==> run G: inputs <==
==> flow/design.v (excerpt) <==
module calc_logic(
   input clk,
   input rst,
   input [4:0] keycode,
   input newkey,
   output [15:0] Xdisplay,
   output LED_NEG_digit,
   output LED_OVW
   );
export LEC_CHECK = 0
export ABC_AREA = 1
export CAP_MARGIN = 20
export CELL_PAD_IN_SITES_GLOBAL_PLACEMENT = 1
export CORE_ASPECT_RATIO = 0.55
export CORE_MARGIN = 4
export CORE_UTILIZATION = 28
export CTS_CLUSTER_DIAMETER = 264
export SETUP_SLACK_MARGIN = 2.19
export SLEW_MARGIN = 20
create_clock -name core_clock -period 8.0 [get_ports {clk}]
run.sh (not shown) runs the stock make flow with config.mk's settings and CLKGATE_MAP_FILE=.
==> run P: changes against run G <==
Settings changed: ABC_AREA 1 to not set, CELL_PAD_IN_SITES_GLOBAL_PLACEMENT 1 to not set, CORE_ASPECT_RATIO 0.55 to not set, CORE_MARGIN 4 to 2, CORE_UTILIZATION 28 to 70, CTS_CLUSTER_DIAMETER 264 to not set, CTS_CLUSTER_SIZE set to 37, PLACE_DENSITY_LB_ADDON set to 0.0, SETUP_SLACK_MARGIN 2.19 to 1.37.
==> flow/constraint.sdc (replaced) <==
create_clock -name core_clock -period 5.59 [get_ports {clk}]
set_input_delay 1.1180 -clock core_clock [delete_from_list [all_inputs] [get_ports {clk}]]
set_output_delay 1.1180 -clock core_clock [all_outputs]
set_load 0.01 [all_outputs]
==> run X: changes against run G <==
Settings changed: ABC_AREA 1 to not set, CELL_PAD_IN_SITES_GLOBAL_PLACEMENT 1 to not set, CORE_ASPECT_RATIO 0.55 to not set, CORE_MARGIN 4 to 2, CORE_UTILIZATION 28 to 40, CTS_CLUSTER_DIAMETER 264 to 385, CTS_CLUSTER_SIZE set to 15, SETUP_SLACK_MARGIN 2.19 to -0.77.
==> results <==
| quantity | run G | run X | run P |
|---|---|---|---|
| Run status | finished clean | finished clean | failed layout checks |
| Layout check failures | - | - | negative setup slack |
| Dpl cell area | 14800 um2 | 13400 um2 | 14300 um2 |
| Latest clock arrival within the worst-skew pair | 0.29 ns | 0.30 ns | 0.29 ns |
| Achievable frequency | 176 MHz | 154 MHz | 176 MHz |
| Setup repair after global routing missed its margin | yes | no | yes |
| Overall power | 1.69 mW | 1.28 mW | 1.91 mW |
| Post-Synthesis Net Count | 2381 | 1832 | 1832 |
| Chip area | 53400 um2 | 33300 um2 | 19300 um2 |
| Synth Area in Adders | 43.1% | 47.0% | 47.0% |
| DIE WIDTH | 308 um | 182 um | 139 um |
| Sequential area share after synthesis | 6.85% | 7.47% | 7.47% |
| Via count of the first global-routing pass | 12100 | 10600 | 11700 |
| Number of cells produced by synthesis | 2015 | 1466 | 1466 |
| Maximum single-stage delay on the critical path | 0.55 ns | 1.04 ns | 0.52 ns |
| Power in the clock group | 218 uW | 273 uW | 283 uW |
| Comb gate area | 10700 um2 | 10400 um2 | 10900 um2 |
| Power dissipated in combinational cells | 1.18 mW | 719 uW | 1.28 mW |

* * *

==> try-pepper: inputs <==
Starting RTL as in the previous note.
## calc_logic
module calc_logic(
   input clk,
   input rst,
   input [4:0] keycode,
   input newkey,
   output [15:0] Xdisplay,
   output LED_NEG_digit,
   output LED_OVW
   );
export LEC_CHECK = 0
export ABC_AREA = 1
export CAP_MARGIN = 20
export CORE_MARGIN = 2
export CORE_UTILIZATION = 64
export CTS_CLUSTER_DIAMETER = 216
export CTS_CLUSTER_SIZE = 99
export PLACE_DENSITY_LB_ADDON = 0.04
export SLEW_MARGIN = 20
export TNS_END_PERCENT = 10
create_clock -name core_clock -period 4.52 [get_ports {clk}]
==> inputs of try-raven, as changes to try-pepper <==
--- a/flow/config.mk
+++ b/flow/config.mk
@@ -10,3 +10,3 @@
 export CORE_MARGIN = 2
-export CORE_UTILIZATION = 64
+export CORE_UTILIZATION = 72
 export CTS_CLUSTER_DIAMETER = 216
@@ -15,2 +15 @@
 export SLEW_MARGIN = 20
-export TNS_END_PERCENT = 10
==> flow/constraint.sdc (replaced) <==
create_clock -name core_clock -period 7.91 [get_ports {clk}]
set_input_delay 1.5820 -clock core_clock [delete_from_list [all_inputs] [get_ports {clk}]]
set_output_delay 1.5820 -clock core_clock [all_outputs]
set_load 0.01 [all_outputs]
==> results <==
In try-raven the cell count is lower than in try-pepper, by about 9%.
In try-raven the die size is lower than in try-pepper, by about 11%.
Between try-raven and try-pepper, the lower utilization is in try-raven (gap 2.0 points).
try-raven went through all stages and came out clean. try-pepper produced a layout that fails on setup timing.
In try-pepper the routed wire length is larger than in try-raven, by about 15%.

* * *

==> inputs of job 9073 <==
calc_logic again, from the RTL that the note above started with.
==> flow/design.v (excerpt) <==
module calc_logic(
   input clk,
   input rst,
   input [4:0] keycode,
   input newkey,
   output [15:0] Xdisplay,
   output LED_NEG_digit,
   output LED_OVW
   );
==> flow/config.mk <==
export PLATFORM = sky130hd
export DESIGN_NAME = calc_logic
export DESIGN_NICKNAME = calc_logic
export VERILOG_FILES = /design/flow/design.v
export SDC_FILE = /design/flow/constraint.sdc
export NUM_CORES = 4
export LEC_CHECK = 0
export CAP_MARGIN = 20
export CORE_MARGIN = 2
export CORE_UTILIZATION = 72
export CTS_CLUSTER_SIZE = 72
export PLACE_DENSITY_LB_ADDON = 0.0
export SETUP_SLACK_MARGIN = 0.4
export SLEW_MARGIN = 20
==> flow/constraint.sdc <==
create_clock -name core_clock -period 5.59 [get_ports {clk}]
set_input_delay 1.1180 -clock core_clock [delete_from_list [all_inputs] [get_ports {clk}]]
set_output_delay 1.1180 -clock core_clock [all_outputs]
set_load 0.01 [all_outputs]
==> inputs of job 5120, as changes to job 9073 <==
--- a/flow/config.mk
+++ b/flow/config.mk
@@ -8,7 +8,5 @@
 export CAP_MARGIN = 20
+export CORE_ASPECT_RATIO = 0.55
 export CORE_MARGIN = 2
 export CORE_UTILIZATION = 72
-export CTS_CLUSTER_SIZE = 72
-export PLACE_DENSITY_LB_ADDON = 0.0
-export SETUP_SLACK_MARGIN = 0.4
 export SLEW_MARGIN = 20
==> flow/constraint.sdc (replaced) <==
create_clock -name core_clock -period 8.0 [get_ports {clk}]
set_input_delay 1.6000 -clock core_clock [delete_from_list [all_inputs] [get_ports {clk}]]
set_output_delay 1.6000 -clock core_clock [all_outputs]
set_load 0.01 [all_outputs]
==> inputs of job 7372, as changes to job 9073 <==
--- a/flow/config.mk
+++ b/flow/config.mk
@@ -8,7 +8,10 @@
 export CAP_MARGIN = 20
+export CORE_ASPECT_RATIO = 0.5
 export CORE_MARGIN = 2
-export CORE_UTILIZATION = 72
-export CTS_CLUSTER_SIZE = 72
-export PLACE_DENSITY_LB_ADDON = 0.0
-export SETUP_SLACK_MARGIN = 0.4
+export CORE_UTILIZATION = 50
+export CTS_CLUSTER_DIAMETER = 265
+export CTS_CLUSTER_SIZE = 92
+export PLACE_DENSITY = 0.35
+export SETUP_SLACK_MARGIN = -0.77
 export SLEW_MARGIN = 20
+export TNS_END_PERCENT = 20
==> flow/constraint.sdc (replaced) <==
create_clock -name core_clock -period 8.0 [get_ports {clk}]
set_input_delay 1.6000 -clock core_clock [delete_from_list [all_inputs] [get_ports {clk}]]
set_output_delay 1.6000 -clock core_clock [all_outputs]
set_load 0.01 [all_outputs]
==> results <==
item	job 5120	job 7372	job 9073
Worst vdd rail ir drop	0.1597 mV	0.07878 mV	0.1190 mV
Net total in the final layout	1,811	1,811	1,955
Sequential logic power	0.000292 W	0.000287 W	0.000351 W
Post-route minimum period	6.472 ns	6.716 ns	5.922 ns
Internal Dissipation	0.0006523 W	0.0006309 W	0.001073 W
Aggregate routed wire length	34.14 mm	35.71 mm	39.67 mm
Weighted congestion reported at the end of routability-driven placement	0.9936	0.8581	0.9544
Met1 track utilization from global routing	0.5791	0.4149	0.4768
R2R cell count	20	21	20
Accumulated negative setup slack	0 ns	0 ns	-0.8073 ns
Tally of filler cells in the layout	1,236	2,387	869
Area of placed instances	0.01313 sq mm	0.01328 sq mm	0.01413 sq mm
Number of global-route vias before repair	10,190	10,280	11,510
Status	complete, no violations	complete, no violations	failed layout checks
Reasons for failing layout checks	-	-	negative setup slack
Initial drt markers	1,070	812	1,005
Comb/total area	0.7823	0.7745	0.7225
Cell depth of the worst setup path	20	21	20
Hold wc startpoint	OP[0]$_DFFE_PP0P_	OP[0]$_DFFE_PP0P_	Y[17]$_DFFE_PP0P_
Busiest metal layer after global routing	met1	met2	met2
Clock-pin slew reported for the worst setup and hold paths after clock tree synthesis	0.06 ns	0.07 ns	0.06 ns
Total number of placement rows	35	41	48
Crit path max fanout	20	19	6
Startpoint of the lowest-slack register-to-register path	X[5]$_DFFE_PP0P_	X[4]$_DFFE_PP0P_	X[7]$_DFFE_PP0P_
No activity file was given, so power comes from the tool's default toggle rates.
